==> inputs of run a <==
Design lcd_top, start of the top module:
module lcd_top(
  input clk,
  input rst,
  input PS2_CLK,
  input PS2_DATA,
  output [7:4] DB,
  output LCD_E,
  output LCD_RS,
  output LCD_RW,
  output [7:0] LED
  );
export LEC_CHECK = 0
export ABC_AREA = 1
export CAP_MARGIN = 20
export CORE_ASPECT_RATIO = 1.76
export CORE_MARGIN = 2
export CORE_UTILIZATION = 40
export GPL_TIMING_DRIVEN = 0
export MAX_ROUTING_LAYER = met4
export PLACE_DENSITY_LB_ADDON = 0.17
export SLEW_MARGIN = 25
export TNS_END_PERCENT = 65
create_clock -name core_clock -period 15.3 [get_ports {clk}]
run.sh (not shown) runs the stock make flow with config.mk's settings and CLKGATE_MAP_FILE=.
==> run b (differences from run a) <==
==> flow/config.mk (replaced) <==
export PLATFORM = sky130hd
export DESIGN_NAME = lcd_top
export DESIGN_NICKNAME = lcd_top
export VERILOG_FILES = /design/flow/design.v
export SDC_FILE = /design/flow/constraint.sdc
export NUM_CORES = 4
export LEC_CHECK = 0
export CAP_MARGIN = 20
export CORE_ASPECT_RATIO = 0.99
export CORE_MARGIN = 2
export CORE_UTILIZATION = 40
export CTS_CLUSTER_DIAMETER = 116
export GPL_ROUTABILITY_DRIVEN = 0
export SLEW_MARGIN = 20
==> flow/constraint.sdc (replaced) <==
create_clock -name core_clock -period 20.0 [get_ports {clk}]
set_input_delay 4.0000 -clock core_clock [delete_from_list [all_inputs] [get_ports {clk}]]
set_output_delay 4.0000 -clock core_clock [all_outputs]
set_load 0.01 [all_outputs]
==> run c (differences from run a) <==
==> flow/config.mk (replaced) <==
export PLATFORM = sky130hd
export DESIGN_NAME = lcd_top
export DESIGN_NICKNAME = lcd_top
export VERILOG_FILES = /design/flow/design.v
export SDC_FILE = /design/flow/constraint.sdc
export NUM_CORES = 4
export LEC_CHECK = 0
export ABC_AREA = 1
export CAP_MARGIN = 20
export CORE_ASPECT_RATIO = 0.99
export CORE_MARGIN = 2
export CORE_UTILIZATION = 62
export CTS_CLUSTER_DIAMETER = 116
export GPL_ROUTABILITY_DRIVEN = 0
export GPL_TIMING_DRIVEN = 0
export SLEW_MARGIN = 20
==> flow/constraint.sdc (replaced) <==
create_clock -name core_clock -period 20.0 [get_ports {clk}]
set_input_delay 4.0000 -clock core_clock [delete_from_list [all_inputs] [get_ports {clk}]]
set_output_delay 4.0000 -clock core_clock [all_outputs]
set_load 0.01 [all_outputs]
==> comparison table <==
                                                                                            run a                       run b                             run c
Area fraction in mux cells                                                                0.0377%                       11.0%                           0.0377%
Combined flip-flop and latch cell area                                                0.0150 mm^2                 0.0150 mm^2                       0.0150 mm^2
Cell count in the Yosys report                                                               2900                        1941                              2900
Switching part of the total power                                                           21.5%                       20.5%                             21.5%
Category of the worst setup path capture point                                               flop  asynchronous set/reset pin        asynchronous set/reset pin
Most used standard cell by instance count after synthesis                sky130_fd_sc_hd__nand2_1   sky130_fd_sc_hd__edfxtp_1          sky130_fd_sc_hd__nand2_1
P per Cell Area                                                                       101 mW/mm^2                81.3 mW/mm^2                      76.8 mW/mm^2
Metal2 WL                                                                                 43.7 mm                     26.4 mm                           31.4 mm
Startpoint of the lowest-slack hold path                                   LD1.S1.sr[1]$_DFF_PP1_      LD1.S1.sr[2]$_DFF_PP1_            LD1.S1.sr[2]$_DFF_PP1_
Simple-gate share of the synthesized area                                                   22.7%                       13.3%                             22.7%
Sequential fraction of the synthesis area                                                   56.6%                       60.1%                             56.6%
Wire length of the first global-routing pass                                               123 mm                     86.8 mm                            109 mm
Tapcells                                                                                      889                         837                               577
Final design instance area without fill                                               0.0299 mm^2                 0.0279 mm^2                       0.0294 mm^2
Reg-to-reg slack, setup                                                                   3630 ps                     6420 ps                           6100 ps
Chip footprint                                                                        0.0685 mm^2                 0.0645 mm^2                       0.0445 mm^2
Library cell contributing the largest single delay on the critical path    sky130_fd_sc_hd__buf_1      sky130_fd_sc_hd__buf_4  sky130_fd_sc_hd__clkdlybuf4s50_1
Combinational Power Share                                                                    2.2%                        1.5%                              2.2%
Most common cell on crit path                                              sky130_fd_sc_hd__buf_2                           -           sky130_fd_sc_hd__buf_12
Run status                                                                         finished clean              finished clean                    finished clean

==> build 19 <==
lcd_top again, from the RTL that the note above started with.
Design lcd_top, start of the top module:
module lcd_top(
  input clk,
  input rst,
  input PS2_CLK,
  input PS2_DATA,
  output [7:4] DB,
  output LCD_E,
  output LCD_RS,
  output LCD_RW,
  output [7:0] LED
  );
make LEC_CHECK=0 ABC_AREA=0 CAP_MARGIN=20 CELL_PAD_IN_SITES_GLOBAL_PLACEMENT=2 CORE_ASPECT_RATIO=1.7 CORE_MARGIN=10 CORE_UTILIZATION=58 CTS_CLUSTER_DIAMETER=256 GPL_ROUTABILITY_DRIVEN=0 GPL_TIMING_DRIVEN=1 HOLD_SLACK_MARGIN=0.13 MAX_ROUTING_LAYER=met5 PLACE_DENSITY_LB_ADDON=0.03 SETUP_SLACK_MARGIN=4.47 SLEW_MARGIN=30 TNS_END_PERCENT=15 finish   # period 19.1 ns
==> inputs of build 56, as changes to build 19 <==
==> flow/config.mk (replaced) <==
export PLATFORM = sky130hd
export DESIGN_NAME = lcd_top
export DESIGN_NICKNAME = lcd_top
export VERILOG_FILES = /design/flow/design.v
export SDC_FILE = /design/flow/constraint.sdc
export NUM_CORES = 4
export LEC_CHECK = 0
export ABC_AREA = 1
export CAP_MARGIN = 20
export CORE_MARGIN = 10
export CORE_UTILIZATION = 35
export CTS_CLUSTER_DIAMETER = 329
export GPL_TIMING_DRIVEN = 1
export PLACE_DENSITY_LB_ADDON = 0.03
export SETUP_SLACK_MARGIN = 5.0
export SLEW_MARGIN = 20
==> notes <==
Against build 56, the via count of build 19 is smaller by about 22%. Against build 19, the core utilization of build 56 is lower by 24 points. In sequential power, build 56 and build 19 hardly differ. In build 56 the final area is higher than in build 19, by about 9%. Of build 19 and build 56, build 56 has the higher non-clock buffer count (gap 5). Between build 19 and build 56, the lower synthesized area is in build 19 (gap about 6%, measured against build 56). In build 19 the global-route usage is higher than in build 56, by 4.9 points. Between build 19 and build 56, the lower clock-buffer cell count is in build 19 (gap 21). In flip-flop count, build 19 and build 56 do not differ.
==> figures <==
metric	build 19	build 56
Synth Area in Compound Gates	8.44%	11.0%
Core area	0.0427 mm^2	0.0748 mm^2
Yosys cell count	1941	2900
GR Layer Usage met3	2.08%	2.56%
Largest clock skew in the final design	0.0320 ns	0.0467 ns
Adder-Cell Fraction of Synth Area	1.83%	1.73%
Share of the synthesized area in the top cell type	34.6%	32.6%
Met2 WL post-DR	31.0 mm	34.1 mm
Mux area share	11.0%	0.0377%
Post-layout power	2240 uW	2530 uW
Count of antenna diodes in the layout	0	1
Chip Area, Yosys	0.0250 mm^2	0.0265 mm^2
Sequential power	1240 uW	1250 uW
1st-iter DRT viols	1122	1569
Post-layout net count	1969	2953
Setup slack, reg-to-reg	6.00 ns	5.54 ns
Outcome	timing/DRC/antenna clean	timing/DRC/antenna clean
Number of global-route vias before repair	16300	20400

==> 07-07: inputs <==
lcd_top again, from the RTL that the note above started with.
==> flow/config.mk <==
export PLATFORM = sky130hd
export DESIGN_NAME = lcd_top
export DESIGN_NICKNAME = lcd_top
export VERILOG_FILES = /design/flow/design.v
export SDC_FILE = /design/flow/constraint.sdc
export NUM_CORES = 4
export LEC_CHECK = 0
export CAP_MARGIN = 20
export CORE_ASPECT_RATIO = 0.71
export CORE_MARGIN = 2
export CORE_UTILIZATION = 70
export CTS_CLUSTER_SIZE = 58
export PLACE_DENSITY_LB_ADDON = 0.0
export SETUP_SLACK_MARGIN = 2.38
export SLEW_MARGIN = 20
==> flow/constraint.sdc <==
create_clock -name core_clock -period 8.39 [get_ports {clk}]
set_input_delay 1.6780 -clock core_clock [delete_from_list [all_inputs] [get_ports {clk}]]
set_output_delay 1.6780 -clock core_clock [all_outputs]
set_load 0.01 [all_outputs]
==> inputs of 06-24, as changes to 07-07 <==
Settings changed: ABC_AREA set to 0, CORE_ASPECT_RATIO 0.71 to unset, CTS_CLUSTER_DIAMETER set to 271, CTS_CLUSTER_SIZE 58 to unset, GPL_TIMING_DRIVEN set to 1, PLACE_DENSITY set to 0.67, PLACE_DENSITY_LB_ADDON 0.0 to unset, SETUP_SLACK_MARGIN 2.38 to 1.61.
==> flow/constraint.sdc (replaced) <==
create_clock -name core_clock -period 9.46 [get_ports {clk}]
set_input_delay 1.8920 -clock core_clock [delete_from_list [all_inputs] [get_ports {clk}]]
set_output_delay 1.8920 -clock core_clock [all_outputs]
set_load 0.01 [all_outputs]
==> comparison <==
- Against 07-07, the count of clock-buffer cells in the layout of 06-24 is higher by 3.
- Register-to-register slack: 06-24 is better than 07-07 (0.05 ns).
- Setup slack: 06-24 is better than 07-07 (0.050 ns).
- Of 07-07 and 06-24, 07-07 has the higher sequential power (gap 13%, measured against 06-24).
- Of 06-24 and 07-07, 07-07 has the higher worst hold slack (gap 0.0060 ns).
- Against 06-24, the non-clock buffer count of 07-07 is higher by 131.
- Sequential cell count is the same in 06-24 and 07-07.
- Total power: 07-07 is larger than 06-24 (about 14%).
- Between 07-07 and 06-24, the lower critical path depth is in 06-24 (gap 3).
==> figures <==
| metric | 06-24 | 07-07 |
|---|---|---|
| Worst VDD drop | 0.2431 mV | 0.2626 mV |
| Flop+latch power | 0.00251 W | 0.00283 W |
| Result of the run | finished clean | finished clean |
| Switch share | 0.2128 | 0.2311 |
| Endpoint of the worst setup timing path | LC1.buffer_data[6] | LC1.buffer_data[2] |
| Avg WL per Cell | 25.28 um | 31.08 um |
| Critical R2R Capture | LC1.buffer_data[6] | LC1.buffer_data[2] |
| Worst Reg-to-Reg Cells | 6 | 9 |
| Clock group share of total power | 0.456 | 0.454 |
| Inserted tap cell count | 461 | 480 |
| Final Worst Setup Slack | 1.729 ns | 1.679 ns |
| Grt met1 use | 0.4849 | 0.5753 |
| Fraction of cell area in non-clock buffers | 0.01210 | 0.07806 |
| Reg area | 0.01503 mm2 | 0.01503 mm2 |
| Slew @ Worst Pin | 1.092 ns | 1.240 ns |
| Internal power contribution | 0.003740 W | 0.004153 W |
| Total combinational power | 0.0000747 W | 0.000119 W |
| Clock network area share | 0.06456 | 0.05561 |
| CP Max Fanout | 73 | 7 |

==> v26: inputs <==
Starting RTL as in the previous note.
Settings: LEC_CHECK=0, ABC_AREA=1, CAP_MARGIN=20, CORE_ASPECT_RATIO=0.65, CORE_MARGIN=2, CORE_UTILIZATION=40, PLACE_DENSITY_LB_ADDON=0.13, SLEW_MARGIN=25, TNS_END_PERCENT=75; clock period 20.0 ns.
==> v5: changes against v26 <==
--- a/flow/config.mk
+++ b/flow/config.mk
@@ -8,8 +8,7 @@
 export ABC_AREA = 1
 export CAP_MARGIN = 20
-export CORE_ASPECT_RATIO = 0.65
 export CORE_MARGIN = 2
-export CORE_UTILIZATION = 40
-export PLACE_DENSITY_LB_ADDON = 0.13
-export SLEW_MARGIN = 25
-export TNS_END_PERCENT = 75
+export CORE_UTILIZATION = 72
+export CTS_CLUSTER_DIAMETER = 387
+export SETUP_SLACK_MARGIN = 1.22
+export SLEW_MARGIN = 20
==> flow/constraint.sdc (replaced) <==
create_clock -name core_clock -period 8.19 [get_ports {clk}]
set_input_delay 1.6380 -clock core_clock [delete_from_list [all_inputs] [get_ports {clk}]]
set_output_delay 1.6380 -clock core_clock [all_outputs]
set_load 0.01 [all_outputs]
==> notes <==
In v5 the final cell count is lower than in v26, by about 11%.
Synthesized area is the same in v5 and v26.
Of v26 and v5, v5 has the higher clock power (gap about 60%, measured against v5).
Between v26 and v5, the lower utilization is in v26 (gap 35 points).
Between v26 and v5, the lower clock skew is in v5 (gap 0.023 ns).
In synthesized cell count, v5 and v26 do not differ.
Between v5 and v26, the lower final area is in v5 (gap about 1.1%, measured against v26).
Of v5 and v26, v26 has the higher register-to-register slack (gap 4.8 ns).
In hold slack, v5 and v26 hardly differ.
==> figures <==
Outcome: v26 timing/DRC/antenna clean; v5 timing/DRC/antenna clean
Placement-stage worst setup slack: v26 4.562 ns; v5 1.105 ns
Die Footprint: v26 0.06847 mm²; v5 0.03841 mm²
Wire length per cell: v26 18.00 µm; v5 19.72 µm
Number of core rows: v26 76; v5 70
Number of non-clock buffers in the layout: v26 32; v5 36
Clk. pwr: v26 0.998 mW; v5 2.63 mW
Multi-input combinational cell count: v26 1977; v5 1978
Fraction of met2 tracks used by global routing: v26 0.2796; v5 0.5815
Die y size: v26 211.7 µm; v5 196.0 µm
Design area: v26 0.02928 mm²; v5 0.02896 mm²
Setup slack, reg-to-reg: v26 6.05 ns; v5 1.21 ns
NetSw: v26 0.4964 mW; v5 1.177 mW
Buffering stage count on the worst path with inverters included: v26 3; v5 1
Signal buf overhead: v26 0.01021; v5 0.01218
Finished Layout Cells: v26 3835; v5 3411
Worst Hold Endpoint: v26 LD1.S2.sr[0]$_DFF_PP1_; v5 LD1.S2.sr[3]$_DFF_PP1_
First-pass GRT wire length: v26 109.5 mm; v5 108.4 mm
Amount of wire on met3 after detailed routing: v26 4.874 mm; v5 6.618 mm
Startpoint of the worst register-to-register path: v26 LC1.head[0]$_DFFE_NP0P_; v5 LC1.tail[0]$_DFFE_NP0P_

==> job 2822: inputs <==
lcd_top again, from the RTL that the note above started with.
## lcd_top
module lcd_top(
  input clk,
  input rst,
  input PS2_CLK,
  input PS2_DATA,
  output [7:4] DB,
  output LCD_E,
  output LCD_RS,
  output LCD_RW,
  output [7:0] LED
  );
clock: 15.3 ns
lec_check: 0
abc_area: 1
cap_margin: 20
core_aspect_ratio: 1.76
core_margin: 2
core_utilization: 40
gpl_timing_driven: 0
max_routing_layer: met4
min_routing_layer: met2
place_density_lb_addon: 0.06
slew_margin: 25
tns_end_percent: 65
==> inputs of job 766, as changes to job 2822 <==
Settings changed: CORE_ASPECT_RATIO 1.76 to not set, CORE_UTILIZATION 40 to 70, CTS_CLUSTER_DIAMETER set to 271, GPL_TIMING_DRIVEN 0 to 1, MAX_ROUTING_LAYER met4 to not set, MIN_ROUTING_LAYER met2 to not set, PLACE_DENSITY_LB_ADDON 0.06 to 0.03, SETUP_SLACK_MARGIN set to -0.44, SLEW_MARGIN 25 to 20, TNS_END_PERCENT 65 to not set.
==> flow/constraint.sdc (replaced) <==
create_clock -name core_clock -period 7.5 [get_ports {clk}]
set_input_delay 1.5000 -clock core_clock [delete_from_list [all_inputs] [get_ports {clk}]]
set_output_delay 1.5000 -clock core_clock [all_outputs]
set_load 0.01 [all_outputs]
==> flow_summary.json <==
{
  "status": "complete, no violations",
  "startpoint": "LC1.head[0]",
  "critPathSlowestCell": "buf_1",
  "cp.depth": 15,
  "placed_area_sq_um": 28100,
  "crit_top_cell": "buf_2",
  "internal-power_w": 0.00228,
  "fin_hold_ws_ns": 0.361,
  "power.density_nw_per_um2": 98.7,
  "track_usage": 0.408,
  "num_antenna_cells": 10,
  "r2r-end": "LC1.buffer_data[3]"
}
-- figures above: job 2822

==> flow_summary.json <==
{
  "startpoint": "LC1.tail[0]",
  "logic_gate_count": 1977,
  "wl_per_cell_um": 20.0,
  "r2r.worst_path.cells": 8,
  "power.density_nw_per_um2": 208,
  "status": "complete, no violations",
  "internal-power_w": 0.00469,
  "worstPathCellList": "inv_1 -> ha_1 -> nand3_1 -> xor2_1 -> inv_1 -> nor2_1 -> nand2_1 -> nor2_1",
  "crit_buf_inv": 2,
  "ys_sh_xor": 0.0214,
  "num_antenna_cells": 2,
  "tns_ns": 0,
  "fin_hold_ws_ns": 0.346,
  "cp.depth": 8,
  "yosys.cell_count.top_type": "nand2_1",
  "r2r-end": "LC1.memory[12][1]",
  "dominant-cell-class": "registers",
  "route.met2.wl_mm": 34.2,
  "cts_resized": 0,
  "track_usage": 0.353,
  "seq-power_w": 0.00317,
  "cp-start-kind": "flop"
}
-- figures above: job 766


==> 08-04: inputs <==
lcd_top again, from the RTL that the note above started with.
make LEC_CHECK=0 ABC_AREA=1 CAP_MARGIN=20 CORE_MARGIN=2 CORE_UTILIZATION=72 CTS_CLUSTER_DIAMETER=329 GPL_TIMING_DRIVEN=1 PLACE_DENSITY_LB_ADDON=0.03 SETUP_SLACK_MARGIN=2.02 SLEW_MARGIN=20 finish   # period 8.85 ns
==> 07-22: changes against 08-04 <==
==> flow/config.mk (replaced) <==
export PLATFORM = sky130hd
export DESIGN_NAME = lcd_top
export DESIGN_NICKNAME = lcd_top
export VERILOG_FILES = /design/flow/design.v
export SDC_FILE = /design/flow/constraint.sdc
export NUM_CORES = 4
export LEC_CHECK = 0
export CAP_MARGIN = 20
export CORE_MARGIN = 2
export CORE_UTILIZATION = 40
export SLEW_MARGIN = 20
==> flow/constraint.sdc (replaced) <==
create_clock -name core_clock -period 20.0 [get_ports {clk}]
set_input_delay 4.0000 -clock core_clock [delete_from_list [all_inputs] [get_ports {clk}]]
set_output_delay 4.0000 -clock core_clock [all_outputs]
set_load 0.01 [all_outputs]
==> 05-11: changes against 08-04 <==
--- a/flow/config.mk
+++ b/flow/config.mk
@@ -7,10 +7,12 @@
 export LEC_CHECK = 0
-export ABC_AREA = 1
+export ABC_AREA = 0
 export CAP_MARGIN = 20
-export CORE_MARGIN = 2
-export CORE_UTILIZATION = 72
+export CORE_MARGIN = 10
+export CORE_UTILIZATION = 37
 export CTS_CLUSTER_DIAMETER = 329
 export GPL_TIMING_DRIVEN = 1
+export MAX_ROUTING_LAYER = met4
 export PLACE_DENSITY_LB_ADDON = 0.03
-export SETUP_SLACK_MARGIN = 2.02
+export SETUP_SLACK_MARGIN = 4.47
 export SLEW_MARGIN = 20
+export TNS_END_PERCENT = 15
==> flow/constraint.sdc (replaced) <==
create_clock -name core_clock -period 19.1 [get_ports {clk}]
set_input_delay 3.8200 -clock core_clock [delete_from_list [all_inputs] [get_ports {clk}]]
set_output_delay 3.8200 -clock core_clock [all_outputs]
set_load 0.01 [all_outputs]
==> comparison table <==
                                                                                08-04                       05-11                       07-22
Outcome                                                      timing/DRC/antenna clean    timing/DRC/antenna clean    timing/DRC/antenna clean
Number of gates resized after cts                                                  69                           0                           0
Buffer count from post-CTS setup fixing                                            19                           0                           0
Uppermost signal routing layer after detailed routing                            met5                        met4                        met4
Proportion of final cell area spent on non-clock buffers                        3.98%                       1.56%                      0.971%
Cell total after placement                                                      3,311                       2,773                       2,711
Reg2reg setup slack                                                           1.52 ns                     6.09 ns                     6.35 ns
Inverter tally of the final layout excluding the clock network                    292                          51                          51
Routed wl met2                                                              37,300 um                   29,900 um                   27,100 um
Y dimension of the die                                                         196 um                      280 um                      254 um
Psw                                                                           1.13 mW                    0.521 mW                    0.492 mW
Part of the power in the clock network                                          46.1%                       47.8%                       47.3%
Warning total across the stage logs                                                46                          44                          43
Unrepaired setup endpoints after global routing                                  true                       false                       false
Weighted congestion at the end of routability-driven global placement           0.977                       0.825                       0.841
Nature of the critical path endpoint                                         register  asynchronous set/reset pin  asynchronous set/reset pin
Critical Path End                                                      LC1.buffer_cmd                 LC1.tail[3]                 LC1.head[4]
Met1 Use GR                                                                     48.5%                       21.5%                       23.6%
Internal power                                                                4.06 mW                     1.93 mW                     1.82 mW
Power is estimated from default activity; no workload was simulated.
